--- flow/config.mk ---
export PLATFORM = sky130hd
export DESIGN_NAME = motor_ctrl
export DESIGN_NICKNAME = motor_ctrl
export VERILOG_FILES = /design/flow/design.v
export SDC_FILE = /design/flow/constraint.sdc
export NUM_CORES = 4
export LEC_CHECK = 0
export CAP_MARGIN = 20
export CORE_MARGIN = 2
export CORE_UTILIZATION = 57
export SETUP_SLACK_MARGIN = 1.1
export SLEW_MARGIN = 20
--- flow/constraint.sdc ---
create_clock -name core_clock -period 6.66 [get_ports {clk}]
set_input_delay 1.3320 -clock core_clock [delete_from_list [all_inputs] [get_ports {clk}]]
set_output_delay 1.3320 -clock core_clock [all_outputs]
set_load 0.01 [all_outputs]
--- flow/design.v ---
module rot_encoder
  #(parameter
    BAND_WIDTH = 32)
   (input logic                   sa,
    input logic                   sb,
    output logic [BAND_WIDTH-1:0] count,
    input logic                   clk,
    input logic                   rstn);
   logic [BAND_WIDTH-1:0]         count_r;
   logic [3:0]                    patern;
   logic [1:0]                    sa_q, sb_q;
   always_comb begin
      count  = count_r;
      patern = {sa_q[1], sb_q[1], sa_q[0], sb_q[0]};
   end
   always_ff @(posedge clk) begin
      if(!rstn) begin
         count_r <= 0;
         sa_q    <= 0;
         sb_q    <= 0;
      end
      else begin
         sa_q[1] <= sa_q[0];
         sb_q[1] <= sb_q[0];
         sa_q[0] <= sa;
         sb_q[0] <= sb;
         case(patern)
           4'b0010: count_r <= count_r + 1;
           4'b1011: count_r <= count_r + 1;
           4'b1101: count_r <= count_r + 1;
           4'b0100: count_r <= count_r + 1;
           4'b0001: count_r <= count_r - 1;
           4'b0111: count_r <= count_r - 1;
           4'b1110: count_r <= count_r - 1;
           4'b1000: count_r <= count_r - 1;
           default: count_r <= count_r;
         endcase
      end
   end
endmodule
module pwm_generator
  #(parameter
    BAND_WIDTH       = 32,
    PWM_PERIOD_CYCLE = 1000)
   (input logic [BAND_WIDTH-1:0] width,
    output logic                 pwm,
    input logic                  clk,
    input logic                  rstn);
   logic [BAND_WIDTH-1:0]        count_r;
   always_comb begin
      pwm = (count_r < width) ? 1 : 0;
   end
   always_ff @(posedge clk) begin
      if(!rstn) begin
         count_r <= 0;
      end
      else if(count_r < PWM_PERIOD_CYCLE) begin
         count_r <= count_r + 1;
      end
      else begin
         count_r <= 0;
      end
   end
endmodule
module p_controller
  #(parameter
    BAND_WIDTH         = 32,
    CLK_FREQ           = 100_000_000,
    ONE_ROTATION_PULSE = 630,  
    SAMPLING_RATE      = 100,  
    localparam
    PI_FIXED           = 804,  
    RESOLUTION         = 2 * PI_FIXED * SAMPLING_RATE / ONE_ROTATION_PULSE,
    UPDATE_INTERVAL    = CLK_FREQ / SAMPLING_RATE)
   (input  logic [31:0]           target_rot_v,
    input  logic [31:0]           p_gain,
    input  logic [31:0]           rot_cnt,
    output logic [BAND_WIDTH-1:0] pulse_width,
    input  logic                  clk,
    input  logic                  rstn);
   typedef enum logic [1:0] {STT_GET_ERROR,
                             STT_CALC_TERM,
                             STT_CALC_PULSE,
                             STT_WAIT} p_statetype;
   p_statetype  p_state;
   logic [31:0] cnt_r;
   logic        update_flag;
   logic [31:0] rot_cnt_r;
   logic signed [BAND_WIDTH*2-1:0] pulse_width_r, pulse_width_w;
   logic signed [BAND_WIDTH*2-1:0] rotate_samp_cnt_r;
   logic signed [BAND_WIDTH*2-1:0] error_w;
   logic signed [BAND_WIDTH*2-1:0] error_r, p_error_r;
   logic signed [BAND_WIDTH*2-1:0] p_term_r;
   logic signed [BAND_WIDTH*2-1:0] p_term_w;
   logic [31:0] p_gain_r;
   always_comb begin
      update_flag   = (cnt_r == UPDATE_INTERVAL) ? 1 : 0;
      error_w       = $signed(target_rot_v) - (rotate_samp_cnt_r * $signed(RESOLUTION));
      p_term_w      = ($signed(p_gain_r) * error_r);
      pulse_width_w = pulse_width_r + p_term_r;
      pulse_width   = pulse_width_r;
   end
   always_ff @(posedge clk) begin
      if(!rstn) begin
         p_state           <= STT_WAIT;
         cnt_r             <= 0;
         pulse_width_r     <= 0;
         rotate_samp_cnt_r <= 0;
         rot_cnt_r         <= 0;
         error_r           <= 0;
         p_error_r         <= 0;
         p_term_r          <= 0;
      end
      else begin
         p_gain_r <= p_gain;
         if(update_flag) begin
            cnt_r <= 0;
         end
         else begin
            cnt_r <= cnt_r + 1;
         end
         case(p_state)
           STT_GET_ERROR: begin
              p_error_r <= error_r;
              error_r   <= error_w;
              p_state <= STT_CALC_TERM;
           end
           STT_CALC_TERM: begin
              p_term_r <= p_term_w >>> 16;
              p_state  <= STT_CALC_PULSE;
           end
           STT_CALC_PULSE: begin
              pulse_width_r <= (target_rot_v != 0) ? pulse_width_w : 0;
              p_state       <= STT_WAIT;
           end
           STT_WAIT: begin
              if(update_flag) begin
                 rotate_samp_cnt_r <= $signed(rot_cnt) - $signed(rot_cnt_r);
                 rot_cnt_r         <= rot_cnt;
                 p_state           <= STT_GET_ERROR;
              end
           end
         endcase
      end
   end
endmodule
module motor_ctrl
  #(parameter
    CLK_FREQ = 100_000,
    localparam
    BAND_WIDTH         = 32,
    ONE_ROTATION_PULSE = 630,  
    SAMPLING_RATE      = 100,  
    PWM_PERIOD         = 40,   
    PWM_PERIOD_CYCLE   = (CLK_FREQ / 100_000) * PWM_PERIOD)
   (output logic                  pwm,
    output logic                  dir,
    output logic [BAND_WIDTH-1:0] pulse_width,
    output logic [BAND_WIDTH-1:0] rot_cnt,
    input  logic [31:0]           target_rot_v,
    input  logic [31:0]           p_gain,
    input  logic                  sa,
    input  logic                  sb,
    input  logic                  clk,
    input  logic                  rstn);
   logic [BAND_WIDTH-1:0] pwm_pulse_width;
   pwm_generator #(.BAND_WIDTH(BAND_WIDTH),
                   .PWM_PERIOD_CYCLE(PWM_PERIOD_CYCLE))
   pwm_gen_inst(.width(pwm_pulse_width),
                .pwm(pwm),
                .clk(clk),
                .rstn(rstn));
   rot_encoder #(.BAND_WIDTH(BAND_WIDTH))
   rot_encoder_inst(.sa(sa),
                    .sb(sb),
                    .count(rot_cnt),
                    .clk(clk),
                    .rstn(rstn));
   p_controller #(.BAND_WIDTH(BAND_WIDTH),
                  .CLK_FREQ(CLK_FREQ),
                  .ONE_ROTATION_PULSE(ONE_ROTATION_PULSE),
                  .SAMPLING_RATE(SAMPLING_RATE))
   p_ctrl_inst(.target_rot_v(target_rot_v),
               .p_gain(p_gain),
               .rot_cnt(rot_cnt),
               .pulse_width(pulse_width),
               .clk(clk),
               .rstn(rstn));
   always_comb begin
      dir             = pulse_width[31:31] ? 1'b1 : 1'b0;
      pwm_pulse_width = pulse_width[31:31] ? ~pulse_width : pulse_width;
   end
endmodule
--- flow/run.sh ---
#!/bin/bash
# the make line also repeats each setting of config.mk as NAME=value (left out here)
make -C /OpenROAD-flow-scripts/flow DESIGN_CONFIG=/design/flow/config.mk WORK_HOME=/design/flow/orfs CLKGATE_MAP_FILE= finish
==> notes.md, run 1 <==
run results: count of synthesis-stage warnings from yosys=4, run status=complete, but fails checks, via-per-instance ratio=around 5.3, ys cells=5969, worst setup path endpoint=p_ctrl_inst.p_term_r[25], chip area estimate from yosys synthesis=~54000 um2, number of distinct standard cells referenced by the synthesized netlist=around 85, final critical path time including I/O delays and setup=around 7.4 ns, detailed-route wire length=about 150 mm, power density over the cells=96.34 nW/um2, Hold Path End=p_ctrl_inst.rot_cnt_r[29], post-cts hold-fix buffer tally=0, set of violated layout checks=setup timing, level count of the clock H-tree=2, Total Routing Usage GR=31.31%, Filler Cell Count=between 7000 and 8000, required time reported for the critical path endpoint=~7.1 ns, FF-to-FF End=p_ctrl_inst.p_term_r[25], sequential power=a little over 0.002 W, crit-path max FO=8, Final setup viols=31, Seq share, synth=about an eighth, kind of cell adding the most delay to the critical path=adder cells, total number of vias=41110, Critical Path Stages=24, drt drc=0, 1st-pass router iterations=6, number of storage elements in the synthesis netlist=313, clk pwr=roughly 0.0026 W, minimum setup slack among reg-to-reg paths=-0.78 ns, Setup CP Type=register to register, summed instance area of the synthesized netlist=54460 um2, die width=approximately 310 um, xor/xnor share of the synthesized area=roughly 4.2%, final max-slew violation count=0, Synth mux share=less than 1%, most used standard cell by instance count after synthesis=sky130_fd_sc_hd__inv_1, net load switching power=around 0.0020 W, post-synth tally of flip-flops with integrated enable=32, number of buffers and inverters on the critical path=5, HPWL after DPL=between 100 and 150 mm, vias in the first global route=between 40000 and 50000, pre-placement core utilization=between 50 and 60%, synthesized netlist cell count=5969, Synth async-reset ratio=0%, fa+ha+maj area frac=49.63%, net count reported at finish=7956, largest area contributor in the netlist=sky130_fd_sc_hd__fa_1, leak pwr=just over 30 nW, post-layout worst setup margin=-0.7822 ns, post-synthesis share of cell area spent on and, or, nand and nor gates=about 16%, fraction of power spent switching nets=between 30% and 40%, routability congestion estimate from global placement=a little over 0.9, CP max stage delay=~0.60 ns, number of antenna violations at the first check in global routing=4, arrival time of data at the critical path endpoint=roughly 8 ns, number of design-rule violations left by the first detailed-router iteration=2366, max cap viols=0, clock latency on the worst-skew pair=between 0.6 and 0.7 ns, clock buffer depth=3, prevailing logic family in the synthesized netlist=adder cells, area of the die=98030 um2, largest net degree at the start of global routing=between 70 and 80, path class of the lowest-slack min-delay path=register to register, f_max=around 0.13 GHz, design internal power=0.004144 W, maximum clock skew at final layout=around 0.022 ns, number of top-level pins=around 130, area growth from synthesis to layout=17.19%, Num Clock Sinks=about 310, Num CTS Buffers=43, timing startpoint of the critical path=p_ctrl_inst.p_gain_r[13], Worst slew margin=32.99%, core region area=94870 um2, top area contributor share=40.25%, transition time of the tightest slew-check pin=1.005 ns, startpoint of the most critical register-to-register path=p_ctrl_inst.p_gain_r[13], power share of the clock group=41.4%, clock slew at the register clock pins of the worst setup and hold paths=roughly 0.06 ns, buffer type at the clock tree root=sky130_fd_sc_hd__clkbuf_16, CTS tree=built, Gate power share=25.7%, CP Cell Sequence=buf_6 -> and2_1 -> fa_1 -> inv_2 -> fa_2 -> fa_2 -> fa_1 -> inv_1 -> fa_2 -> fa_1 -> fa_2 -> fa_1 -> ha_2 -> and3_4 -> and3_4 -> nand3_4 -> a2111oi_4 -> and3b_2 -> buf_6 -> o31ai_4 -> a21oi_2 -> nor2_2 -> buf_4 -> o311ai_2, wire length per cell=roughly 19 um, global-route wire length before repair=around 240 mm, ANT nets after route=0, heaviest power group=clock, final worst-path cycle share=111.7%, floorplan row count=113, input/output buffers=around 130, final hold violation count=0, mean cell area of the mapped netlist=between 9 and 10 um2, kind of end point of the critical path=register, top cells, area=sky130_fd_sc_hd__fa_1, sky130_fd_sc_hd__dfxtp_1, sky130_fd_sc_hd__ha_1, DIE HEIGHT=313.1 um, RSZ-0062 raised after global routing=true, Sum Neg Setup Slack=-16.59 ns, total power after layout=0.006149 W, worst vdd ir=about 180 uV, GR Overflow Total=0, fraction of power consumed by sequential logic=between 30% and 40%, Min-Delay Path Depth=2, tool warnings=between 40 and 50, kind of launch point of the worst setup path=register, Slowest cell on crit path=sky130_fd_sc_hd__fa_2, dominant register cell=sky130_fd_sc_hd__dfxtp_1, worst hold start=p_ctrl_inst.rot_cnt_r[29], fraction of the mapped netlist area in compound gates=under 10%, number of cells on the worst reg-to-reg path=24, most numerous cell types in the synthesized netlist=sky130_fd_sc_hd__inv_1, sky130_fd_sc_hd__fa_1, sky130_fd_sc_hd__nand2_1, sky130_fd_sc_hd__and2_1, sky130_fd_sc_hd__ha_1, Combinational Power=around 0.0016 W
[final cells by class]
| cell class | instances | area (um2) | area share (%) |
|---|---|---|---|
| Multi-Input combinational cell | 4257 | 43880 | 68.75 |
| Sequential cell | 313 | 6644 | 10.41 |
| Timing Repair Buffer | 626 | 5883 | 9.218 |
| Inverter | 1144 | 4299 | 6.736 |
| Tap cell | 1265 | 1583 | 2.480 |
| Clock buffer | 60 | 1262 | 1.978 |
| Clock inverter | 19 | 272.8 | 0.4274 |
| Antenna cell | 1 | 2.502 | 0.003921 |
[stage by stage]
stage          hold WS, ns  utilization, %  setup WS, ns  area (um2)  std cells
3_3_place_gp        0.4423           63.70       -0.8491       60440       7530
5_1_grt             0.4707           67.27       -0.9868       63820       7684
2_1_floorplan       0.4255               -       -0.3172       55190       5994
3_5_place_dp        0.4465           63.71       -0.9117       60440       7530
4_1_cts             0.4546           66.26       -0.7653       62870       7642
6_report            0.4525           67.27       -0.7822       63820       7685
[metal layers]
layer | wire [um] | global-route usage [%] | vias to the layer above | share of wire, %
met5 | 34 | 0 | - | 0.023
met4 | 4161 | 7.775 | 6 | 2.8
met3 | 8947 | 4.817 | 205 | 6.0
met2 | 70660 | 51.77 | 1033 | 47
met1 | 65410 | 43.43 | 20760 | 44
li1 | - | - | 19110 | -
[repair_timing]
item / in CTS / in global routing
endpoints found under the setup margin: 51 / 52
pin swaps: 107 / 94
endpoints found under the hold margin: 0 / 0
resized: 171 / 137
gates cloned: 1 / 2
setup buffers: 32 / 40
==> run 2, diff against run 1 <==
- CELL_PAD_IN_SITES_DETAIL_PLACEMENT: unset -> 0
- CORE_ASPECT_RATIO: unset -> 1.12
- CORE_UTILIZATION: 57 -> 72
- CTS_CLUSTER_DIAMETER: unset -> 392
- CTS_CLUSTER_SIZE: unset -> 14
- MIN_ROUTING_LAYER: unset -> met1
- PLACE_DENSITY_LB_ADDON: unset -> 0.21
- SETUP_SLACK_MARGIN: 1.1 -> 1.98
- SLEW_MARGIN: 20 -> 40
- clock period: 6.66 -> 6.65 ns (I/O delays scaled with it)
==> run 2 against run 1 <==
Worst hold slack improved by 0.0016 ns. Sequential power about the same. Cell count decreased by 5.1%. Non-clock buffer count decreased by 67. Worst setup slack got worse by 0.17 ns. Global-route usage increased by 7.2 points. Synthesized cell count unchanged. Still fails the layout checks on setup timing. Utilization increased by 16 points. Sequential share of layout area increased by 0.27 points. Fmax decreased by 2.1%.
==> notes.md, run 2 <==
run results: Critical Path Stages=26 (+8.3%), leak pwr=29.61 nW (-2.2%), clk pwr=0.00153 W (-40%), post-cts hold-fix buffer tally=0 (unchanged), summed instance area of the synthesized netlist=54460 um2 (unchanged), sequential standard cell area=6679 um2 (+0.53%), f_max=0.1316 GHz (-2.1%), Synth async-reset ratio=0% (unchanged), number of buffers and inverters on the critical path=5 (unchanged), largest net degree at the start of global routing=76 (unchanged), wire length per cell=20.65 um (+6.3%), DP Worst Slack=-0.7897 ns (+0.1219 ns), detailed-route wire length=150.5 mm (+0.88%), Setup CP Type=register to register, set of violated layout checks=setup timing, drt drc=0 (unchanged), CP max stage delay=0.56 ns (-0.04 ns), Num Clock Sinks=313 (unchanged), path class of the lowest-slack min-delay path=register to register, xor/xnor share of the synthesized area=4.230% (unchanged), post-synth tally of flip-flops with integrated enable=32 (unchanged), area of the die=77860 um2 (-21%), number of antenna violations at the first check in global routing=12 (+8), global-route wire length before repair=236.2 mm (-2.1%), synthesized netlist cell count=5969 (unchanged), final max-slew violation count=0 (unchanged), fraction of power spent switching nets=34.63% (+2.0 points), prevailing logic family in the synthesized netlist=adder cells, Worst slew margin=49.99% (+17 points), post-synthesis share of cell area spent on and, or, nand and nor gates=15.52% (unchanged), FF-to-FF End=p_ctrl_inst.p_term_r[30], power density over the cells=82.35 nW/um2 (-15%), Min-Delay Path Depth=2 (unchanged), power share of the clock group=29.6% (-12 points), via-per-instance ratio=5.898 (+10%), net count reported at finish=7873 (-1.0%), kind of end point of the critical path=register, vias in the first global route=45780 (+4.9%), maximum clock skew at final layout=0.04378 ns (+0.02134 ns), number of storage elements in the synthesis netlist=313 (unchanged), DIE HEIGHT=295.1 um (-5.8%), required time reported for the critical path endpoint=7.14 ns (about the same), final critical path time including I/O delays and setup=7.600 ns (+0.1577 ns), mean cell area of the mapped netlist=9.124 um2 (unchanged), top cells, area=sky130_fd_sc_hd__fa_1, sky130_fd_sc_hd__dfxtp_1, sky130_fd_sc_hd__ha_1, dominant register cell=sky130_fd_sc_hd__dfxtp_1, design internal power=0.003366 W (-19%), Combinational Power=0.00162 W (+3%), ys cells=5969 (unchanged), startpoint of the most critical register-to-register path=p_ctrl_inst.p_gain_r[20], transition time of the tightest slew-check pin=0.7448 ns (-0.2603 ns), Sum Neg Setup Slack=-17.99 ns (-1.397 ns), most numerous cell types in the synthesized netlist=sky130_fd_sc_hd__inv_1, sky130_fd_sc_hd__fa_1, sky130_fd_sc_hd__nand2_1, sky130_fd_sc_hd__and2_1, sky130_fd_sc_hd__ha_1, Synth mux share=0.9374% (unchanged), kind of cell adding the most delay to the critical path=adder cells, worst setup path endpoint=p_ctrl_inst.p_term_r[30], largest area contributor in the netlist=sky130_fd_sc_hd__fa_1, Final setup viols=30 (-3.2%), level count of the clock H-tree=1 (-1), minimum setup slack among reg-to-reg paths=-0.95 ns (-0.17 ns), final standard cell utilization of the core=83.60% (+16 points), Hold Path End=p_ctrl_inst.rot_cnt_r[8], clock buffer depth=3 (unchanged), tool warnings=44 (-4.3%), fraction of power consumed by sequential logic=39.0% (+6.2 points), clock slew at the register clock pins of the worst setup and hold paths=0.10 ns (+0.04 ns), die width=263.9 um (-16%), fraction of the mapped netlist area in compound gates=7.727% (unchanged), total number of vias=43010 (+4.6%), final hold violation count=0 (unchanged), 1st-pass router iterations=5 (-1), Filler Cell Count=4209 (-47%), post-layout worst setup margin=-0.9500 ns (-0.1677 ns), worst vdd ir=192.9 uV (+7.7%), pre-placement core utilization=72.80% (+15 points), worst hold start=p_ctrl_inst.rot_cnt_r[8], number of distinct standard cells referenced by the synthesized netlist=85 (unchanged), Slowest cell on crit path=sky130_fd_sc_hd__fa_1, ANT nets after route=0 (unchanged), multi-input combinational cell area=44210 um2 (+0.76%), Total Routing Usage GR=38.53% (+7.2 points), arrival time of data at the critical path endpoint=8.09 ns (+0.16 ns), timing startpoint of the critical path=p_ctrl_inst.p_gain_r[20], chip area estimate from yosys synthesis=54460 um2 (unchanged), max cap viols=0 (unchanged), top area contributor share=40.25% (unchanged), final worst-path cycle share=114.3% (+2.5 points), area growth from synthesis to layout=14.83%, count of synthesis-stage warnings from yosys=4 (unchanged), number of cells on the worst reg-to-reg path=26 (+8.3%), Num CTS Buffers=26 (-40%), total power after layout=0.005150 W (-16%), buffer type at the clock tree root=sky130_fd_sc_hd__clkbuf_16, GR Overflow Total=0 (unchanged), RSZ-0062 raised after global routing=true, run status=complete, but fails checks, core region area=74800 um2 (-21%), heaviest power group=registers, input/output buffers=133 (unchanged), Gate power share=31.4% (+5.7 points), number of top-level pins=134 (unchanged), number of design-rule violations left by the first detailed-router iteration=3585 (+52%), Seq share, synth=12.09% (unchanged), net load switching power=0.001783 W (-11%), sequential power=0.00201 W (about the same), kind of launch point of the worst setup path=register, crit-path most repeated cell=sky130_fd_sc_hd__fa_1, HPWL after DPL=117.7 mm (-5.9%), floorplan row count=106 (-6.2%), CTS tree=built, fa+ha+maj area frac=49.63% (unchanged), crit-path max FO=7 (-1), most used standard cell by instance count after synthesis=sky130_fd_sc_hd__inv_1, routability congestion estimate from global placement=0.9599 (+4.7%), clock latency on the worst-skew pair=0.64 ns (+0.02 ns)
## run 2: layer usage
metal  routed length (um)  share of wire, %  global-route usage, %  up-vias
met4                 9885               6.6                  18.79       10
met3                13010               8.6                  7.713      596
met5                   68             0.045                      0        -
met2                73110                49                  66.21     1997
met1                54460                36                  46.82    21490
li1                     -                 -                      -    18920
## run 2: area by class of cell
class	instances	share of cell area, %
timing repair buffer	559	8.602
antenna	7	0.02801
timing repair inverter	1	0.008003
clock inverter	2	0.06603
inverter	1144	6.877
sequential	313	10.68
multi-input combinational	4257	70.69
tap	972	1.945
clock buffer	36	1.100
## run 2: stage by stage
stage          hold slack [ns]  cells  instance area, um2
6_report                0.4541   7291               62530
2_1_floorplan           0.4255   5994               55480
3_5_place_dp            0.4463   7154               59650
5_1_grt                 0.4714   7290               62530
3_3_place_gp            0.4414   7154               59650
4_1_cts                 0.4550   7252               61640
## run 2: repair_timing
item / 4_1_cts / 5_1_grt
endpoints found under the setup margin: 68 / 71
gates cloned: 3 / 2
endpoints found under the hold margin: 0 / 0
pin swaps: 163 / 150
resized: 179 / 152
setup buffers: 57 / 29
==> run 3, diff against run 2 <==
- CELL_PAD_IN_SITES_DETAIL_PLACEMENT: 0 -> unset
- CORE_ASPECT_RATIO: 1.12 -> unset
- CORE_UTILIZATION: 72 -> 44
- CTS_CLUSTER_DIAMETER: 392 -> unset
- CTS_CLUSTER_SIZE: 14 -> unset
- MIN_ROUTING_LAYER: met1 -> unset
- PLACE_DENSITY: unset -> 0.6
- PLACE_DENSITY_LB_ADDON: 0.21 -> unset
- SETUP_SLACK_MARGIN: 1.98 -> unset
- SLEW_MARGIN: 40 -> 20
- clock period: 6.65 -> 4.94 ns (I/O delays scaled with it)
==> run 3 against run 2 <==
The layout still fails its checks (setup timing). Die area increased by 63%. Routed wire length decreased by 1.4%. Clock power increased by 120%. Area after synthesis unchanged. Non-clock buffer count increased by 287. Fmax increased by 3.0%. Critical endpoint is now p_ctrl_inst.p_term_r[23]. Highest routed layer unchanged.
==> notes.md, run 3 <==
run results: number of cells on the worst reg-to-reg path=25 (-3.8%), level count of the clock H-tree=2 (+1), run status=complete, but fails checks, clock buffer depth=3 (unchanged), Total Routing Usage GR=23.85% (-15 points), Synth mux share=0.9374% (unchanged), via-per-instance ratio=5.011 (-15%), global-route wire length before repair=238.9 mm (+1.1%), DP Worst Slack=-2.538 ns (-1.748 ns), largest area contributor in the netlist=sky130_fd_sc_hd__fa_1, Slowest cell on crit path=sky130_fd_sc_hd__fa_1, chip area estimate from yosys synthesis=54460 um2 (unchanged), fraction of power spent switching nets=31.99% (-2.6 points), tally of non-filler cells in the final layout=8279 (+14%), buffer type at the clock tree root=sky130_fd_sc_hd__clkbuf_16, leak pwr=31.50 nW (+6.4%), largest net degree at the start of global routing=76 (unchanged), number of buffers and inverters on the critical path=6 (+1), post-layout worst setup margin=-2.437 ns (-1.487 ns), post-cts hold-fix buffer tally=0 (unchanged), finished layout cell area=66200 um2 (+5.9%), crit-path most repeated cell=sky130_fd_sc_hd__fa_1, f_max=0.1356 GHz (+3.0%), HPWL after DPL=124.9 mm (+6.1%), worst setup path endpoint=p_ctrl_inst.p_term_r[23], Worst slew margin=37.18% (-13 points), core region area=123300 um2 (+65%), ANT nets after route=0 (unchanged), CTS tree=built, worst vdd ir=217.3 uV (+13%), net count reported at finish=8176 (+3.8%), net load switching power=0.002681 W (+50%), Min-Delay Path Depth=2 (unchanged), RSZ-0062 raised after global routing=true, worst hold start=p_ctrl_inst.rot_cnt_r[19], minimum setup slack among reg-to-reg paths=-2.44 ns (-1.49 ns), detailed-route wire length=148.4 mm (-1.4%), maximum clock skew at final layout=0.04916 ns (+0.005378 ns), kind of cell adding the most delay to the critical path=adder cells, input/output buffers=133 (unchanged), area of the die=126600 um2 (+63%), kind of end point of the critical path=register, kind of launch point of the worst setup path=register, Critical Path Stages=25 (-3.8%), prevailing logic family in the synthesized netlist=adder cells, post-synth tally of flip-flops with integrated enable=32 (unchanged), top area contributor share=40.25% (unchanged), number of antenna violations at the first check in global routing=9 (-3), sequential power=0.00271 W (+35%), pre-placement core utilization=44.16% (-29 points), GR Overflow Total=0 (unchanged), synthesized netlist cell count=5969 (unchanged), Synth async-reset ratio=0% (unchanged), clk pwr=0.00342 W (+120%), wire length per cell=17.92 um (-13%), final critical path time including I/O delays and setup=7.377 ns (-0.2229 ns), number of top-level pins=134 (unchanged), Seq share, synth=12.09% (unchanged), post-synthesis share of cell area spent on and, or, nand and nor gates=15.52% (unchanged), final hold violation count=0 (unchanged), routability congestion estimate from global placement=0.8800 (-8.3%), Cell Area, Placed=62880 um2 (+5.4%), Num CTS Buffers=43 (+65%), area growth from synthesis to layout=21.56%, count of synthesis-stage warnings from yosys=4 (unchanged), Combinational Power=0.00225 W (+39%), 1st-pass router iterations=6 (+1), vias in the first global route=44450 (-2.9%), tool warnings=44 (unchanged), ys cells=5969 (unchanged), required time reported for the critical path endpoint=5.43 ns (-1.71 ns), fa+ha+maj area frac=49.63% (unchanged), Gate power share=26.9% (-4.5 points), number of design-rule violations left by the first detailed-router iteration=1936 (-46%), summed instance area of the synthesized netlist=54460 um2 (unchanged), fraction of the mapped netlist area in compound gates=7.727% (unchanged), power density over the cells=126.6 nW/um2 (+54%), timing startpoint of the critical path=p_ctrl_inst.p_gain_r[12], CP max stage delay=0.60 ns (+0.04 ns), FF-to-FF End=p_ctrl_inst.p_term_r[23], total number of vias=41490 (-3.5%), Final setup viols=65 (+120%), Num Clock Sinks=313 (unchanged), max cap viols=0 (unchanged), most used standard cell by instance count after synthesis=sky130_fd_sc_hd__inv_1, dominant register cell=sky130_fd_sc_hd__dfxtp_1, number of distinct standard cells referenced by the synthesized netlist=85 (unchanged), final worst-path cycle share=149.3% (+35 points), final max-slew violation count=0 (unchanged), clock slew at the register clock pins of the worst setup and hold paths=0.06 ns (-0.04 ns), arrival time of data at the critical path endpoint=7.87 ns (-0.22 ns), xor/xnor share of the synthesized area=4.230% (unchanged), path class of the lowest-slack min-delay path=register to register, power share of the clock group=40.8% (+11 points), top cells, area=sky130_fd_sc_hd__fa_1, sky130_fd_sc_hd__dfxtp_1, sky130_fd_sc_hd__ha_1, startpoint of the most critical register-to-register path=p_ctrl_inst.p_gain_r[12], heaviest power group=clock, DIE HEIGHT=355.8 um (+21%), most numerous cell types in the synthesized netlist=sky130_fd_sc_hd__inv_1, sky130_fd_sc_hd__fa_1, sky130_fd_sc_hd__nand2_1, sky130_fd_sc_hd__and2_1, sky130_fd_sc_hd__ha_1, floorplan row count=129 (+22%), Sum Neg Setup Slack=-76.86 ns (-58.88 ns), die width=355.8 um (+35%), fraction of power consumed by sequential logic=32.3% (-6.7 points), Hold Path End=p_ctrl_inst.rot_cnt_r[19], clock latency on the worst-skew pair=0.64 ns (about the same), Setup CP Type=register to register, mean cell area of the mapped netlist=9.124 um2 (unchanged), crit-path max FO=7 (unchanged), design internal power=0.005698 W (+69%), set of violated layout checks=setup timing, number of storage elements in the synthesis netlist=313 (unchanged), transition time of the tightest slew-check pin=0.9413 ns (+0.1965 ns), drt drc=0 (unchanged), Placed Instances=8132 (+14%)
## run 3: layout make-up
type,instances,area (um2)
diodes,3,7.507
inverters,1144,4300
fillers,11140,57110
clock buffers,61,1329
well taps,1637,2048
repair buffers,846,7645
clock inverters,18,232.7
flip-flops and latches,313,6646
multi-input cells,4257,43990
## run 3: routing by layer
layer  track usage [%]  part of all wire [%]
met5                 0                 0.054
met4             7.595                   3.5
met3             3.140                   5.0
met2             41.86                    50
met1             30.45                    42
## run 3: repair_timing
action / 4_1_cts / 5_1_grt
pin swaps: 104 / 91
gates cloned: 3 / 3
gates resized: 168 / 104
buffers inserted: 31 / 33
endpoints found under the setup margin: 64 / 66
## run 3: per-stage QoR
| step | hold slack (ns) | utilization, % | total power, W |
|---|---|---|---|
| after floorplan | 0.4255 | - | 0.004018 |
| after global placement | 0.4414 | 50.99 | 0.004851 |
| after detailed placement | 0.4467 | 50.99 | 0.004868 |
| after CTS | 0.4546 | 53.10 | 0.008425 |
| after global routing | 0.4748 | 53.68 | 0.008771 |
| final | 0.4519 | 53.69 | 0.008379 |
==> run 4, diff against run 3 <==
- CELL_PAD_IN_SITES_DETAIL_PLACEMENT: unset -> 0
- CORE_ASPECT_RATIO: unset -> 1.12
- CORE_UTILIZATION: 44 -> 72
- MIN_ROUTING_LAYER: unset -> met1
- PLACE_DENSITY: 0.6 -> unset
- PLACE_DENSITY_LB_ADDON: unset -> 0.14
- SETUP_SLACK_MARGIN: unset -> 1.81
- clock period: 4.94 -> 7.21 ns (I/O delays scaled with it)
==> run 4 against run 3 <==
Largest cell class unchanged. Routed wire length is 0.14% higher. Combinational power is 36% lower. Critical endpoint is now p_ctrl_inst.p_term_r[30]. Critical path depth is 2 higher. Non-clock buffer count is 379 lower. Still fails the layout checks on setup timing. Critical path type unchanged.
==> notes.md, run 4 <==
run results: synthesized netlist cell count=5969 (unchanged), prevailing logic family in the synthesized netlist=adder cells, Filler Cell Count=4467 (-60%), fa+ha+maj area frac=49.63% (unchanged), post-synthesis share of cell area spent on and, or, nand and nor gates=15.52% (unchanged), detailed-route wire length=148.6 mm (+0.14%), transition time of the tightest slew-check pin=0.9167 ns (-0.02462 ns), total number of vias=42550 (+2.6%), area of the die=77860 um2 (-39%), summed instance area of the synthesized netlist=54460 um2 (unchanged), core region area=74800 um2 (-39%), Synth mux share=0.9374% (unchanged), area growth from synthesis to layout=13.54%, number of top-level pins=134 (unchanged), chip area estimate from yosys synthesis=54460 um2 (unchanged), number of distinct standard cells referenced by the synthesized netlist=85 (unchanged), minimum setup slack among reg-to-reg paths=-0.50 ns (+1.94 ns), arrival time of data at the critical path endpoint=8.18 ns (+0.31 ns), Combinational Power=0.00143 W (-36%), total power after layout=0.005299 W (-37%), required time reported for the critical path endpoint=7.68 ns (+2.25 ns), CP max stage delay=0.57 ns (-0.03 ns), net load switching power=0.001783 W (-34%), net count reported at finish=7793 (-4.7%), crit-path max FO=6 (-1), number of buffers and inverters on the critical path=7 (+1), largest area contributor in the netlist=sky130_fd_sc_hd__fa_1, final worst-path cycle share=106.9% (-42 points), number of design-rule violations left by the first detailed-router iteration=3535 (+83%), most used standard cell by instance count after synthesis=sky130_fd_sc_hd__inv_1, fraction of the mapped netlist area in compound gates=7.727% (unchanged), multi-input combinational cell area=43880 um2 (-0.26%), Sum Neg Setup Slack=-6.635 ns (+70.23 ns), ANT nets after route=0 (unchanged), kind of launch point of the worst setup path=register, Slowest cell on crit path=sky130_fd_sc_hd__fa_1, sequential standard cell area=6665 um2 (+0.28%), final worst hold slack=0.4537 ns (+0.001841 ns), routability congestion estimate from global placement=1.011 (+15%), kind of cell adding the most delay to the critical path=adder cells, sequential power=0.00186 W (-31%), FF-to-FF End=p_ctrl_inst.p_term_r[30], worst setup path endpoint=p_ctrl_inst.p_term_r[30], worst vdd ir=171.3 uV (-21%), path class of the lowest-slack min-delay path=register to register, count of synthesis-stage warnings from yosys=4 (unchanged), pre-placement core utilization=72.80% (+29 points), set of violated layout checks=setup timing, clock latency on the worst-skew pair=0.61 ns (-0.03 ns), startpoint of the most critical register-to-register path=p_ctrl_inst.p_gain_r[5], xor/xnor share of the synthesized area=4.230% (unchanged), wire length per cell=20.56 um (+15%), Num CTS Buffers=38 (-12%), vias in the first global route=45100 (+1.5%), Num Clock Sinks=313 (unchanged), number of storage elements in the synthesis netlist=313 (unchanged), heaviest power group=clock, die width=263.9 um (-26%), Total Routing Usage GR=38.21% (+14 points), maximum clock skew at final layout=0.04128 ns (-0.007875 ns), top area contributor share=40.25% (unchanged), worst hold start=p_ctrl_inst.rot_cnt_r[5], Min-Delay Path Depth=2 (unchanged), mean cell area of the mapped netlist=9.124 um2 (unchanged), clock slew at the register clock pins of the worst setup and hold paths=0.07 ns (about the same), floorplan row count=106 (-18%), level count of the clock H-tree=2 (unchanged), final critical path time including I/O delays and setup=7.706 ns (+0.3290 ns), Hold Path End=p_ctrl_inst.rot_cnt_r[5], Setup CP Type=register to register, RSZ-0062 raised after global routing=true, final max-slew violation count=0 (unchanged), top cells, area=sky130_fd_sc_hd__fa_1, sky130_fd_sc_hd__dfxtp_1, sky130_fd_sc_hd__ha_1, GR Overflow Total=0 (unchanged), HPWL after DPL=116.4 mm (-6.9%), leak pwr=29.27 nW (-7.1%), run status=complete, but fails checks, fraction of power consumed by sequential logic=35.0% (+2.7 points), via-per-instance ratio=5.889 (+18%), Worst slew margin=38.88% (+1.7 points), number of antenna violations at the first check in global routing=12 (+3), global-route wire length before repair=234.1 mm (-2.0%), design internal power=0.003517 W (-38%), input/output buffers=133 (unchanged), Gate power share=27.1% (+0.2 points), most numerous cell types in the synthesized netlist=sky130_fd_sc_hd__inv_1, sky130_fd_sc_hd__fa_1, sky130_fd_sc_hd__nand2_1, sky130_fd_sc_hd__and2_1, sky130_fd_sc_hd__ha_1, number of cells on the worst reg-to-reg path=27 (+8.0%), fraction of power spent switching nets=33.64% (+1.6 points), buffer type at the clock tree root=sky130_fd_sc_hd__clkbuf_16, final hold violation count=0 (unchanged), clk pwr=0.00201 W (-41%), DP Worst Slack=-0.2457 ns (+2.292 ns), post-synth tally of flip-flops with integrated enable=32 (unchanged), ys cells=5969 (unchanged), 1st-pass router iterations=6 (unchanged), f_max=0.1298 GHz (-4.3%), DIE HEIGHT=295.1 um (-17%), Seq share, synth=12.09% (unchanged), CTS tree=built, timing startpoint of the critical path=p_ctrl_inst.p_gain_r[5], largest net degree at the start of global routing=120 (+58%), post-layout worst setup margin=-0.4961 ns (+1.941 ns), Synth async-reset ratio=0% (unchanged), max cap viols=0 (unchanged), Final setup viols=22 (-66%), drt drc=0 (unchanged), Critical Path Stages=27 (+8.0%), crit-path most repeated cell=sky130_fd_sc_hd__fa_1, kind of end point of the critical path=register, power share of the clock group=37.9% (-2.9 points), dominant register cell=sky130_fd_sc_hd__dfxtp_1, clock buffer depth=3 (unchanged), tool warnings=46 (+4.5%), power density over the cells=85.70 nW/um2 (-32%)
==> run 4: area by class of cell <==
class / instances / area share, %
Multi-Input combinational cell: 4257 / 70.96
Sequential cell: 313 / 10.78
Timing Repair Buffer: 467 / 7.276
Inverter: 1144 / 6.955
Tap cell: 972 / 1.967
Clock buffer: 53 / 1.760
Clock inverter: 13 / 0.2711
Antenna cell: 6 / 0.02428
Timing Repair inverter: 1 / 0.008094
==> run 4: per-layer routing <==
| layer | routed length (um) | global-route usage [%] |
|---|---|---|
| met1 | 54460 | 47.31 |
| met2 | 73200 | 65.69 |
| met3 | 13080 | 7.888 |
| met4 | 7790 | 16.03 |
| met5 | 47 | 0 |
==> run 4: metrics by stage <==
stage | utilization, % | cells | area, um2
6_report | 82.66 | 7226 | 61830
5_1_grt | 82.66 | 7226 | 61830
4_1_cts | 81.57 | 7188 | 61020
3_5_place_dp | 78.63 | 7083 | 58820
3_3_place_gp | 78.63 | 7083 | 58820
2_1_floorplan | - | 5994 | 55190
==> run 4: repair_timing <==
action                     in CTS  in global routing
pin swaps                      76                124
gates cloned                    4                  2
resized                       153                145
setup endpoints to repair      56                 54
setup buffers                  35                 30
hold buffers                    0                  0
==> run 5, diff against run 4 <==
- CAP_MARGIN: 20 -> 30
- CORE_ASPECT_RATIO: 1.12 -> 0.92
- CTS_CLUSTER_DIAMETER: unset -> 54
- CTS_CLUSTER_SIZE: unset -> 61
- HOLD_SLACK_MARGIN: unset -> 0.08
- PLACE_DENSITY_LB_ADDON: 0.14 -> 0.03
- SETUP_SLACK_MARGIN: 1.81 -> 1.56
- TNS_END_PERCENT: unset -> 40
- clock period: 7.21 -> 7.9 ns (I/O delays scaled with it)
==> run 5 against run 4 <==
Design area shrank 3.2%. Clock power shrank 4%. Area after synthesis is the same. Now clean on timing, DRC and antenna. Critical path type unchanged. Sequential share of layout area grew 0.26 points. Power shrank 8.5%. Non-clock buffer count shrank 141. Register-to-register slack gained 0.92 ns.
==> notes.md, run 5 <==
run results: most used standard cell by instance count after synthesis=sky130_fd_sc_hd__inv_1, Combinational Power=0.00122 W (-15%), area growth from synthesis to layout=9.928%, number of design-rule violations left by the first detailed-router iteration=3138 (-11%), sequential power=0.00171 W (-8%), HPWL after DPL=110.4 mm (-5.1%), total number of vias=41810 (-1.8%), ys cells=5969 (unchanged), startpoint of the most critical register-to-register path=p_ctrl_inst.p_gain_r[5], area of the die=77850 um2 (about the same), clock latency on the worst-skew pair=0.62 ns (about the same), core region area=74710 um2 (-0.12%), transition time of the tightest slew-check pin=0.9618 ns (+0.04507 ns), CP max stage delay=0.56 ns (about the same), RSZ-0062 raised after global routing=true, mean cell area of the mapped netlist=9.124 um2 (unchanged), top cells, area=sky130_fd_sc_hd__fa_1, sky130_fd_sc_hd__dfxtp_1, sky130_fd_sc_hd__ha_1, dominant register cell=sky130_fd_sc_hd__dfxtp_1, summed instance area of the synthesized netlist=54460 um2 (unchanged), sequential standard cell area=6608 um2 (-0.86%), kind of launch point of the worst setup path=register, prevailing logic family in the synthesized netlist=adder cells, vias in the first global route=43880 (-2.7%), Worst slew margin=35.88% (-3.0 points), synthesized netlist cell count=5969 (unchanged), CTS tree=built, Gate power share=25.2% (-1.9 points), chip area estimate from yosys synthesis=54460 um2 (unchanged), most numerous cell types in the synthesized netlist=sky130_fd_sc_hd__inv_1, sky130_fd_sc_hd__fa_1, sky130_fd_sc_hd__nand2_1, sky130_fd_sc_hd__and2_1, sky130_fd_sc_hd__ha_1, ANT nets after route=0 (unchanged), kind of end point of the critical path=register, number of cells on the worst reg-to-reg path=26 (-3.7%), design internal power=0.003209 W (-8.7%), minimum setup slack among reg-to-reg paths=0.43 ns (+0.92 ns), buffer type at the clock tree root=sky130_fd_sc_hd__clkbuf_16, Hold Path End=p_ctrl_inst.rot_cnt_r[31], crit-path most repeated cell=sky130_fd_sc_hd__fa_1, clock slew at the register clock pins of the worst setup and hold paths=0.07 ns (about the same), Synth async-reset ratio=0% (unchanged), final standard cell utilization of the core=80.13% (-2.5 points), Seq share, synth=12.09% (unchanged), clk pwr=0.00192 W (-4%), final worst-path cycle share=94.61% (-12 points), Sum Neg Setup Slack=0 ns (+6.635 ns), count of inserted antenna diode cells=0 (-6), xor/xnor share of the synthesized area=4.230% (unchanged), Critical Path Stages=26 (-3.7%), leak pwr=28.48 nW (-2.7%), fraction of power consumed by sequential logic=35.2% (+0.2 points), post-cts hold-fix buffer tally=0 (unchanged), maximum clock skew at final layout=0.06398 ns (+0.02270 ns), Num CTS Buffers=38 (unchanged), post-synth tally of flip-flops with integrated enable=32 (unchanged), top area contributor share=40.25% (unchanged), clock buffer depth=3 (unchanged), net load switching power=0.001637 W (-8.2%), crit-path max FO=31 (+25), worst setup path endpoint=p_ctrl_inst.p_term_r[25], GR Overflow Total=0 (unchanged), f_max=0.1338 GHz (+3.1%), arrival time of data at the critical path endpoint=7.93 ns (-0.25 ns), drt drc=0 (unchanged), final critical path time including I/O delays and setup=7.475 ns (-0.2315 ns), tool warnings=44 (-4.3%), number of top-level pins=134 (unchanged), Setup CP Type=register to register, 1st-pass router iterations=6 (unchanged), Min-Delay Path Depth=2 (unchanged), fa+ha+maj area frac=49.63% (unchanged), via-per-instance ratio=5.897 (+0.13%), power density over the cells=80.95 nW/um2 (-5.5%), final hold violation count=0 (unchanged), level count of the clock H-tree=2 (unchanged), power share of the clock group=39.6% (+1.7 points), Total Routing Usage GR=37.12% (-1.1 points), required time reported for the critical path endpoint=8.36 ns (+0.68 ns), number of distinct standard cells referenced by the synthesized netlist=85 (unchanged), FF-to-FF End=p_ctrl_inst.p_term_r[25], post-synthesis share of cell area spent on and, or, nand and nor gates=15.52% (unchanged), fraction of the mapped netlist area in compound gates=7.727% (unchanged), wire length per cell=19.87 um (-3.4%), pre-placement core utilization=72.89% (+0.088 points), global-route wire length before repair=227.8 mm (-2.7%), run status=timing/DRC/antenna clean, heaviest power group=clock, number of buffers and inverters on the critical path=6 (-1), floorplan row count=96 (-9.4%), Filler Cell Count=4999 (+12%), number of storage elements in the synthesis netlist=313 (unchanged), Num Clock Sinks=313 (unchanged), final max-slew violation count=0 (unchanged), Final setup viols=0 (-100%), Slowest cell on crit path=sky130_fd_sc_hd__fa_1, largest area contributor in the netlist=sky130_fd_sc_hd__fa_1, detailed-route wire length=140.9 mm (-5.2%), DIE HEIGHT=267.8 um (-9.2%), routability congestion estimate from global placement=0.9439 (-6.6%), multi-input combinational cell area=43070 um2 (-1.8%), worst hold start=p_ctrl_inst.rot_cnt_r[31], count of synthesis-stage warnings from yosys=4 (unchanged), max cap viols=0 (unchanged), input/output buffers=133 (unchanged), largest net degree at the start of global routing=76 (-37%), die width=290.7 um (+10%), timing startpoint of the critical path=p_ctrl_inst.p_gain_r[5], number of antenna violations at the first check in global routing=4 (-8), path class of the lowest-slack min-delay path=register to register, Synth mux share=0.9374% (unchanged), worst vdd ir=210.8 uV (+23%), net count reported at finish=7651 (-1.8%), kind of cell adding the most delay to the critical path=adder cells, fraction of power spent switching nets=33.78% (+0.15 points)
run 5: final cells by class:
cell class / count / share of cell area, %
multi-input cells: 4257 / 71.94
clock inverters: 22 / 0.4953
inverters: 1144 / 7.177
well taps: 980 / 2.048
clock buffers: 48 / 1.808
flip-flops and latches: 313 / 11.04
repair buffers: 326 / 5.491
run 5: routing by layer:
| metal | global-route usage, % | vias to the layer above | part of all wire (%) |
|---|---|---|---|
| met5 | 0 | - | 0.021 |
| met4 | 18.02 | 4 | 6.1 |
| met3 | 5.475 | 519 | 8.0 |
| met2 | 62.82 | 1794 | 48 |
| met1 | 47.50 | 21000 | 38 |
| li1 | - | 18490 | - |
run 5: timing repair:
item                                    4_1_cts  5_1_grt
pin swaps                                    29       34
gates resized                                37       35
cloned                                        2        5
endpoints found under the setup margin       33       42
setup buffers                                36       15
run 5: through the flow:
stage	std cells	hold WS, ns	worst slack (ns)	power, W	cell area (um2)
finish	7090	0.4558	0.4254	0.004846	59860
global route	7090	0.4703	0.1597	0.005040	59860
CTS	7069	0.4563	0.5097	0.004815	59490
detailed placement	6961	0.4467	0.1885	0.002863	57580
global placement	6960	0.4395	0.2466	0.002837	57560
floorplan	5994	0.4255	0.9228	0.002505	55120
==> run 6, diff against run 5 <==
- CAP_MARGIN: 30 -> 20
- CORE_ASPECT_RATIO: 0.92 -> 0.88
- CTS_CLUSTER_DIAMETER: 54 -> 97
- CTS_CLUSTER_SIZE: 61 -> unset
- HOLD_SLACK_MARGIN: 0.08 -> unset
- MAX_ROUTING_LAYER: unset -> met4
- PLACE_DENSITY_LB_ADDON: 0.03 -> 0.0
- SETUP_SLACK_MARGIN: 1.56 -> 1.43
- TNS_END_PERCENT: 40 -> unset
- clock period: 7.9 -> 4.91 ns (I/O delays scaled with it)
==> run 6 against run 5 <==
Now fails the layout checks on setup timing. Via count up 8.0%. Power up 73%. Clock power up 66%. First-iteration DRC count up 22%. Area after synthesis unchanged. Worst hold slack about the same. Largest power group unchanged. Non-clock buffer count up 460. Clock skew down 0.047 ns. Critical endpoint is now p_ctrl_inst.p_term_r[27]. Utilization up 7.6 points. Combinational power up 100%. Sequential power up about 60%. Global-route usage up 3.9 points. Highest routed layer is now met4.
==> notes.md, run 6 <==
run results: crit-path max FO=7 (-77%), Gate power share=29.4% (+4.2 points), final critical path time including I/O delays and setup=7.563 ns (+0.08811 ns), clk pwr=0.00319 W (+66%), wire length per cell=21.14 um (+6.4%), clock buffer depth=3 (unchanged), kind of end point of the critical path=register, total number of vias=45150 (+8.0%), DP Worst Slack=-2.631 ns (-2.820 ns), post-cts hold-fix buffer tally=0 (unchanged), set of violated layout checks=setup timing, via-per-instance ratio=5.954 (+0.98%), largest net degree at the start of global routing=86 (+13%), largest area contributor in the netlist=sky130_fd_sc_hd__fa_1, finished layout cell area=65650 um2 (+9.7%), synthesized netlist cell count=5969 (unchanged), CP max stage delay=0.61 ns (+0.05 ns), Slowest cell on crit path=sky130_fd_sc_hd__fa_1, net load switching power=0.002791 W (+70%), fraction of power consumed by sequential logic=32.6% (-2.6 points), number of design-rule violations left by the first detailed-router iteration=3824 (+22%), worst hold start=p_ctrl_inst.rot_cnt_r[25], FF-to-FF End=p_ctrl_inst.p_term_r[27], final standard cell utilization of the core=87.77% (+7.6 points), RSZ-0062 raised after global routing=true, sequential power=0.00273 W (+60%), number of buffers and inverters on the critical path=8 (+2), Total Routing Usage GR=40.97% (+3.9 points), floorplan row count=94 (-2.1%), GR Overflow Total=0 (unchanged), worst setup path endpoint=p_ctrl_inst.p_term_r[27], vias in the first global route=47010 (+7.1%), crit-path most repeated cell=sky130_fd_sc_hd__fa_1, CTS tree=built, Synth mux share=0.9374% (unchanged), tool warnings=44 (unchanged), number of cells on the worst reg-to-reg path=26 (unchanged), core region area=74800 um2 (+0.12%), final worst-path cycle share=154.0% (+59 points), transition time of the tightest slew-check pin=1.022 ns (+0.06017 ns), top cells, area=sky130_fd_sc_hd__fa_1, sky130_fd_sc_hd__dfxtp_1, sky130_fd_sc_hd__ha_1, top area contributor share=40.25% (unchanged), most numerous cell types in the synthesized netlist=sky130_fd_sc_hd__inv_1, sky130_fd_sc_hd__fa_1, sky130_fd_sc_hd__nand2_1, sky130_fd_sc_hd__and2_1, sky130_fd_sc_hd__ha_1, post-layout worst setup margin=-2.653 ns (-3.078 ns), HPWL after DPL=119.6 mm (+8.3%), chip area estimate from yosys synthesis=54460 um2 (unchanged), Filler Cell Count=3838 (-23%), count of synthesis-stage warnings from yosys=4 (unchanged), post-synth tally of flip-flops with integrated enable=32 (unchanged), Min-Delay Path Depth=2 (unchanged), Synth async-reset ratio=0% (unchanged), final max-slew violation count=0 (unchanged), detailed-route wire length=160.3 mm (+14%), kind of launch point of the worst setup path=register, Num Clock Sinks=313 (unchanged), drt drc=0 (unchanged), clock latency on the worst-skew pair=0.59 ns (-0.03 ns), area of the die=77860 um2 (about the same), area growth from synthesis to layout=20.55%, run status=complete, but fails checks, buffer type at the clock tree root=sky130_fd_sc_hd__clkbuf_16, heaviest power group=clock, required time reported for the critical path endpoint=5.36 ns (-3.00 ns), kind of cell adding the most delay to the critical path=adder cells, total power after layout=0.008388 W (+73%), level count of the clock H-tree=2 (unchanged), pre-placement core utilization=72.80% (-0.088 points), 1st-pass router iterations=7 (+1), fraction of the mapped netlist area in compound gates=7.727% (unchanged), number of top-level pins=134 (unchanged), die width=297.2 um (+2.2%), Final setup viols=65 (+65), power share of the clock group=38.0% (-1.6 points), prevailing logic family in the synthesized netlist=adder cells, maximum clock skew at final layout=0.01670 ns (-0.04729 ns), summed instance area of the synthesized netlist=54460 um2 (unchanged), number of distinct standard cells referenced by the synthesized netlist=85 (unchanged), design internal power=0.005597 W (+74%), max cap viols=0 (unchanged), DIE HEIGHT=262.0 um (-2.2%), leak pwr=31.23 nW (+9.6%), worst vdd ir=282.5 uV (+34%), post-synthesis share of cell area spent on and, or, nand and nor gates=15.52% (unchanged), f_max=0.1322 GHz (-1.2%), Combinational Power=0.00247 W (+100%), dominant register cell=sky130_fd_sc_hd__dfxtp_1, fa+ha+maj area frac=49.63% (unchanged), arrival time of data at the critical path endpoint=8.01 ns (+0.08 ns), tally of non-filler cells in the final layout=7582 (+6.9%), power density over the cells=127.8 nW/um2 (+58%), most used standard cell by instance count after synthesis=sky130_fd_sc_hd__inv_1, fraction of power spent switching nets=33.28% (-0.51 points), clock slew at the register clock pins of the worst setup and hold paths=0.06 ns (about the same), xor/xnor share of the synthesized area=4.230% (unchanged), ys cells=5969 (unchanged), number of storage elements in the synthesis netlist=313 (unchanged), routability congestion estimate from global placement=0.9450 (+0.12%), mean cell area of the mapped netlist=9.124 um2 (unchanged), Seq share, synth=12.09% (unchanged), input/output buffers=133 (unchanged), Cell Area, Placed=61590 um2 (+7.0%), minimum setup slack among reg-to-reg paths=-2.65 ns (-3.08 ns), Worst slew margin=31.87% (-4.0 points), number of antenna violations at the first check in global routing=3 (-1), ANT nets after route=0 (unchanged), Critical Path Stages=26 (unchanged), path class of the lowest-slack min-delay path=register to register, net count reported at finish=8112 (+6.0%), Placed Instances=7414 (+6.5%), timing startpoint of the critical path=p_ctrl_inst.p_gain_r[5], global-route wire length before repair=243.3 mm (+6.8%), Num CTS Buffers=38 (unchanged), Hold Path End=p_ctrl_inst.rot_cnt_r[25], final hold violation count=0 (unchanged), startpoint of the most critical register-to-register path=p_ctrl_inst.p_gain_r[5], Setup CP Type=register to register
-- run 6: layout make-up --
type                            count  area [um2]  share of cell area, %
Antenna cell                        5       12.51                0.01906
Clock buffer                       49        1095                  1.668
Clock inverter                     19       284.0                 0.4326
Inverter                         1144        4304                  6.556
Multi-Input combinational cell   4258       44780                  68.21
Sequential cell                   313        6676                  10.17
Tap cell                         1008        1261                  1.921
Timing Repair Buffer              786        7238                  11.03
-- run 6: stage by stage --
step / TNS (ns) / hold slack [ns]
floorplan: -51.92 / 0.4255
global placement: -80.25 / 0.4420
detailed placement: -87.70 / 0.4467
CTS: -76.03 / 0.4550
global route: -96.27 / 0.4698
finish: -86.90 / 0.4559
-- run 6: repair_timing --
action | CTS | global route
gates resized | 191 | 223
gates cloned | 1 | 7
setup buffers | 35 | 52
pin swaps | 108 | 190
endpoints found under the setup margin | 105 | 98
-- run 6: metal layers --
metal | wire [um] | track usage, %
met1 | 58310 | 50.31
met2 | 77390 | 67.36
met3 | 14240 | 5.423
met4 | 10350 | 21.11
met5 | 0 | -
==> run 7, diff against run 6 <==
- CELL_PAD_IN_SITES_DETAIL_PLACEMENT: 0 -> unset
- CORE_ASPECT_RATIO: 0.88 -> unset
- CORE_UTILIZATION: 72 -> 27
- CTS_CLUSTER_DIAMETER: 97 -> unset
- MAX_ROUTING_LAYER: met4 -> unset
- MIN_ROUTING_LAYER: met1 -> unset
- PLACE_DENSITY: unset -> 0.6
- PLACE_DENSITY_LB_ADDON: 0.0 -> unset
- SETUP_SLACK_MARGIN: 1.43 -> unset
- clock period: 4.91 -> 11.0 ns (I/O delays scaled with it)
==> run 7 against run 6 <==
Now clean on timing, DRC and antenna. Sequential share of layout area is 0.79 points higher. Synthesized cell count did not move. Routed wire length fell by 7.3%. Non-clock buffer count is 582 lower. Critical path depth unchanged. Cell count is 14% higher. Worst hold slack worse by 0.0031 ns. Register-to-register slack better by 5.2 ns. Fmax decreased by 11%. Critical path type unchanged. Critical endpoint is now p_ctrl_inst.p_term_r[30]. Largest power group unchanged. Highest routed layer is now met5.
==> notes.md, run 7 <==
run results: Final setup viols=0 (-100%), Setup CP Type=register to register, Total Routing Usage GR=14.81% (-26 points), xor/xnor share of the synthesized area=4.230% (unchanged), number of antenna violations at the first check in global routing=5 (+2), pre-placement core utilization=27.22% (-46 points), most used standard cell by instance count after synthesis=sky130_fd_sc_hd__inv_1, worst vdd ir=99.87 uV (-65%), crit-path max FO=29 (+22), floorplan row count=164 (+74%), largest net degree at the start of global routing=76 (-12%), Num CTS Buffers=40 (+5.3%), final worst hold slack=0.4529 ns (-0.003051 ns), routability congestion estimate from global placement=0.8990 (-4.9%), final worst-path cycle share=77.13% (-77 points), number of distinct standard cells referenced by the synthesized netlist=85 (unchanged), global-route wire length before repair=243.5 mm (about the same), area growth from synthesis to layout=10.53%, FF-to-FF End=p_ctrl_inst.p_term_r[30], fa+ha+maj area frac=49.63% (unchanged), transition time of the tightest slew-check pin=1.126 ns (+0.1040 ns), heaviest power group=clock, Synth mux share=0.9374% (unchanged), Worst slew margin=24.94% (-6.9 points), final max-slew violation count=0 (unchanged), most numerous cell types in the synthesized netlist=sky130_fd_sc_hd__inv_1, sky130_fd_sc_hd__fa_1, sky130_fd_sc_hd__nand2_1, sky130_fd_sc_hd__and2_1, sky130_fd_sc_hd__ha_1, Critical Path Stages=26 (unchanged), Gate power share=22.6% (-6.8 points), ANT nets after route=0 (unchanged), kind of launch point of the worst setup path=register, minimum setup slack among reg-to-reg paths=2.52 ns (+5.17 ns), worst hold start=p_ctrl_inst.rot_cnt_r[19], f_max=0.1179 GHz (-11%), sequential power=0.00124 W (-55%), summed instance area of the synthesized netlist=54460 um2 (unchanged), kind of end point of the critical path=register, wire length per cell=17.19 um (-19%), input/output buffers=133 (unchanged), number of design-rule violations left by the first detailed-router iteration=2352 (-38%), buffers inserted by post-CTS timing repair=0 (-100%), clock buffer depth=3 (unchanged), tally of non-filler cells in the final layout=8647 (+14%), crit-path most repeated cell=sky130_fd_sc_hd__fa_1, path class of the lowest-slack min-delay path=register to register, HPWL after DPL=120.8 mm (+1.0%), 1st-pass router iterations=5 (-2), design internal power=0.002406 W (-57%), final hold violation count=0 (unchanged), Hold Path End=p_ctrl_inst.rot_cnt_r[19], power share of the clock group=42.4% (+4.4 points), startpoint of the most critical register-to-register path=p_ctrl_inst.p_gain_r[7], leak pwr=27.76 nW (-11%), clock slew at the register clock pins of the worst setup and hold paths=0.07 ns (about the same), arrival time of data at the critical path endpoint=8.97 ns (+0.96 ns), power density over the cells=58.84 nW/um2 (-54%), net load switching power=0.001136 W (-59%), post-cts hold-fix buffer tally=0 (unchanged), top cells, area=sky130_fd_sc_hd__fa_1, sky130_fd_sc_hd__dfxtp_1, sky130_fd_sc_hd__ha_1, DIE HEIGHT=453.1 um (+73%), post-synth tally of flip-flops with integrated enable=32 (unchanged), GR Overflow Total=0 (unchanged), clk pwr=0.00150 W (-53%), run status=timing/DRC/antenna clean, area of the die=205300 um2 (+160%), CTS tree=built, prevailing logic family in the synthesized netlist=adder cells, ys cells=5969 (unchanged), Sum Neg Setup Slack=0 ns (+86.90 ns), number of buffers and inverters on the critical path=5 (-3), timing startpoint of the critical path=p_ctrl_inst.p_gain_r[7], vias in the first global route=43300 (-7.9%), drt drc=0 (unchanged), Slowest cell on crit path=sky130_fd_sc_hd__a221oi_2, buffer type at the clock tree root=sky130_fd_sc_hd__clkbuf_16, tool warnings=41 (-6.8%), total number of vias=39810 (-12%), Min-Delay Path Depth=2 (unchanged), worst setup path endpoint=p_ctrl_inst.p_term_r[30], core region area=200100 um2 (+170%), kind of cell adding the most delay to the critical path=adder cells, post-synthesis share of cell area spent on and, or, nand and nor gates=15.52% (unchanged), fraction of the mapped netlist area in compound gates=7.727% (unchanged), fraction of power spent switching nets=32.07% (-1.2 points), clock latency on the worst-skew pair=0.64 ns (+0.05 ns), number of cells on the worst reg-to-reg path=26 (unchanged), via-per-instance ratio=4.604 (-23%), Placed Instances=8574 (+16%), max cap viols=0 (unchanged), detailed-route wire length=148.7 mm (-7.3%), Num Clock Sinks=313 (unchanged), mean cell area of the mapped netlist=9.124 um2 (unchanged), number of storage elements in the synthesis netlist=313 (unchanged), RSZ-0062 raised after global routing=false, CP max stage delay=0.93 ns (+0.32 ns), CTS resizes=0 (-100%), top area contributor share=40.25% (unchanged), total power after layout=0.003542 W (-58%), required time reported for the critical path endpoint=11.49 ns (+6.13 ns), final critical path time including I/O delays and setup=8.484 ns (+0.9215 ns), dominant register cell=sky130_fd_sc_hd__dfxtp_1, Seq share, synth=12.09% (unchanged), net count reported at finish=7531 (-7.2%), count of synthesis-stage warnings from yosys=4 (unchanged), synthesized netlist cell count=5969 (unchanged), Synth async-reset ratio=0% (unchanged), maximum clock skew at final layout=0.06613 ns (+0.04943 ns), fraction of power consumed by sequential logic=35.0% (+2.4 points), level count of the clock H-tree=2 (unchanged), die width=453.1 um (+52%), Combinational Power=0.000799 W (-68%), chip area estimate from yosys synthesis=54460 um2 (unchanged), number of top-level pins=134 (unchanged), largest area contributor in the netlist=sky130_fd_sc_hd__fa_1
-- run 7: final cells by class --
type / instances / area [um2]
tap: 2656 / 3323
multi-input combinational: 4257 / 42620
fill: 20850 / 139900
clock inverter: 17 / 344.1
timing repair buffer: 204 / 1862
clock buffer: 55 / 1149
sequential: 313 / 6599
inverter: 1144 / 4297
antenna: 1 / 2.502
-- run 7: per-layer routing --
layer / GRT usage [%] / vias to the layer above / wire, um
met2: 25.99 / 1002 / 73720
li1: - / 18250 / -
met5: 0 / - / 26
met4: 4.464 / 4 / 4888
met3: 2.050 / 219 / 7542
met1: 18.74 / 20340 / 62480
-- run 7: metrics by stage --
| stage | setup WS, ns | cell area [um2] | util, % |
|---|---|---|---|
| global placement | 2.795 | 58700 | 29.34 |
| floorplan | 3.758 | 54550 | - |
| detailed placement | 2.692 | 58700 | 29.34 |
| CTS | 2.685 | 60190 | 30.09 |
| finish | 2.516 | 60190 | 30.09 |
| global route | 2.215 | 60190 | 30.09 |
==> run 8, diff against run 7 <==
- CELL_PAD_IN_SITES_GLOBAL_PLACEMENT: unset -> 1
- CORE_UTILIZATION: 27 -> 18
- GPL_ROUTABILITY_DRIVEN: unset -> 1
- HOLD_SLACK_MARGIN: unset -> 0.16
- MIN_ROUTING_LAYER: unset -> met2
- PLACE_DENSITY: 0.6 -> unset
- SLEW_MARGIN: 20 -> 40
- clock period: 11.0 -> 11.5 ns (I/O delays scaled with it)
==> run 8 against run 7 <==
Still clean. Fmax fell by 3.4%. Non-clock buffer count rose by 14. Via count rose by 38%. Count of clock-buffer cells in the layout rose by 7. Critical path type unchanged. Critical endpoint is now p_ctrl_inst.p_term_r[25]. Highest routed layer unchanged.
==> notes.md, run 8 <==
run results: vias in the first global route=65630 (+52%), heaviest power group=clock, crit-path most repeated cell=sky130_fd_sc_hd__fa_1, Placed Instances=9885 (+15%), Seq share, synth=12.09% (unchanged), area of the die=307000 um2 (+50%), floorplan row count=201 (+23%), M3 GR Usage=22.78% (+21 points), level count of the clock H-tree=2 (unchanged), sequential power=0.00118 W (-5%), detailed-route wire length=171.3 mm (+15%), Synth async-reset ratio=0% (unchanged), f_max=0.1139 GHz (-3.4%), power share of the clock group=41.1% (-1.3 points), routability congestion estimate from global placement=0.9006 (+0.18%), CTS resizes=0 (unchanged), Sum Neg Setup Slack=0 ns (unchanged), global-route wire length before repair=265.1 mm (+8.9%), Critical Path Stages=26 (unchanged), net load switching power=0.001166 W (+2.6%), CP max stage delay=0.85 ns (-0.08 ns), FF-to-FF End=p_ctrl_inst.p_term_r[25], post-synth tally of flip-flops with integrated enable=32 (unchanged), transition time of the tightest slew-check pin=0.8627 ns (-0.2632 ns), clock buffer depth=3 (unchanged), largest area contributor in the netlist=sky130_fd_sc_hd__fa_1, fraction of power spent switching nets=34.22% (+2.2 points), top cells, area=sky130_fd_sc_hd__fa_1, sky130_fd_sc_hd__dfxtp_1, sky130_fd_sc_hd__ha_1, fraction of power consumed by sequential logic=34.5% (-0.5 points), run status=timing/DRC/antenna clean, leak pwr=27.83 nW (+0.26%), ys cells=5969 (unchanged), ANT nets after route=0 (unchanged), largest net degree at the start of global routing=76 (unchanged), pre-placement core utilization=18.12% (-9.1 points), number of antenna violations at the first check in global routing=2 (-3), Synth mux share=0.9374% (unchanged), required time reported for the critical path endpoint=12.04 ns (+0.55 ns), prevailing logic family in the synthesized netlist=adder cells, final hold violation count=0 (unchanged), kind of launch point of the worst setup path=register, tally of non-filler cells in the final layout=9996 (+16%), total number of vias=54890 (+38%), Combinational Power=0.000829 W (+3.8%), buffer type at the clock tree root=sky130_fd_sc_hd__clkbuf_16, number of top-level pins=134 (unchanged), die width=554.0 um (+22%), maximum clock skew at final layout=0.04051 ns (-0.02562 ns), chip area estimate from yosys synthesis=54460 um2 (unchanged), GR Overflow Total=0 (unchanged), RSZ-0062 raised after global routing=false, DP Worst Slack=2.954 ns (+0.2616 ns), summed instance area of the synthesized netlist=54460 um2 (unchanged), DIE HEIGHT=554.0 um (+22%), CTS tree=built, HPWL after DPL=134.6 mm (+11%), Hold Path End=p_ctrl_inst.rot_cnt_r[17], 1st-pass router iterations=7 (+2), startpoint of the most critical register-to-register path=p_ctrl_inst.p_gain_r[5], xor/xnor share of the synthesized area=4.230% (unchanged), number of buffers and inverters on the critical path=6 (+1), post-synthesis share of cell area spent on and, or, nand and nor gates=15.52% (unchanged), met1 track utilization from global routing=0% (-19 points), kind of cell adding the most delay to the critical path=adder cells, net count reported at finish=7549 (+0.24%), clock slew at the register clock pins of the worst setup and hold paths=0.07 ns (about the same), worst hold start=p_ctrl_inst.rot_cnt_r[17], mean cell area of the mapped netlist=9.124 um2 (unchanged), clock latency on the worst-skew pair=0.65 ns (about the same), Gate power share=24.3% (+1.7 points), drt drc=0 (unchanged), final worst-path cycle share=76.37% (-0.75 points), Total Routing Usage GR=16.83% (+2.0 points), buffers inserted by post-CTS timing repair=0 (unchanged), fraction of the mapped netlist area in compound gates=7.727% (unchanged), Num CTS Buffers=44 (+10%), Slowest cell on crit path=sky130_fd_sc_hd__edfxtp_1, max cap viols=0 (unchanged), total power after layout=0.003406 W (-3.8%), number of cells on the worst reg-to-reg path=26 (unchanged), number of storage elements in the synthesis netlist=313 (unchanged), design internal power=0.002241 W (-6.9%), number of design-rule violations left by the first detailed-router iteration=7146 (+200%), finished layout cell area=62020 um2 (+3.0%), area growth from synthesis to layout=13.89%, count of synthesis-stage warnings from yosys=4 (unchanged), minimum setup slack among reg-to-reg paths=2.72 ns (+0.20 ns), synthesized netlist cell count=5969 (unchanged), most crowded layer after global routing=met3, input/output buffers=133 (unchanged), worst setup path endpoint=p_ctrl_inst.p_term_r[25], Worst slew margin=41.00% (+16 points), via-per-instance ratio=5.491 (+19%), Cell Area, Placed=60440 um2 (+3.0%), worst vdd ir=104.6 uV (+4.8%), Num Clock Sinks=313 (unchanged), most numerous cell types in the synthesized netlist=sky130_fd_sc_hd__inv_1, sky130_fd_sc_hd__fa_1, sky130_fd_sc_hd__nand2_1, sky130_fd_sc_hd__and2_1, sky130_fd_sc_hd__ha_1, wire length per cell=17.14 um (-0.31%), Min-Delay Path Depth=2 (unchanged), Final setup viols=0 (unchanged), final critical path time including I/O delays and setup=8.783 ns (+0.2989 ns), tool warnings=41 (unchanged), timing startpoint of the critical path=p_ctrl_inst.p_gain_r[5], crit-path max FO=25 (-14%), post-layout worst setup margin=2.717 ns (+0.2011 ns), fa+ha+maj area frac=49.63% (unchanged), number of distinct standard cells referenced by the synthesized netlist=85 (unchanged), kind of end point of the critical path=register, top area contributor share=40.25% (unchanged), final max-slew violation count=0 (unchanged), Setup CP Type=register to register, most used standard cell by instance count after synthesis=sky130_fd_sc_hd__inv_1, core region area=300500 um2 (+50%), dominant register cell=sky130_fd_sc_hd__dfxtp_1, clk pwr=0.00140 W (-7%), path class of the lowest-slack min-delay path=register to register, arrival time of data at the critical path endpoint=9.33 ns (+0.36 ns), global routing met2 resource utilization=20.33% (-5.7 points), power density over the cells=54.92 nW/um2 (-6.7%), post-cts hold-fix buffer tally=0 (unchanged)
run 8: area by class of cell:
class / instances / area [um2]
inverters: 1144 / 4299
fillers: 32930 / 238500
multi-input cells: 4257 / 42640
flip-flops and latches: 313 / 6616
clock inverters: 12 / 171.4
clock buffers: 62 / 1241
repair buffers: 218 / 2024
well taps: 3958 / 4952
diodes: 32 / 80.08
run 8: per-stage QoR:
| stage | util, % | hold slack, ns |
|---|---|---|
| CTS | 20.58 | 0.4543 |
| finish | 20.64 | 0.4525 |
| floorplan | - | 0.4255 |
| detailed placement | 20.11 | 0.4467 |
| global placement | 20.08 | 0.4414 |
| global route | 20.61 | 0.4791 |
run 8: per-layer routing:
metal	up-vias	wire length (um)
met2	15130	90030
li1	18210	-
met3	1081	69430
met1	20440	0
met5	-	689
met4	29	11170
Power and IR drop assume default switching activity.
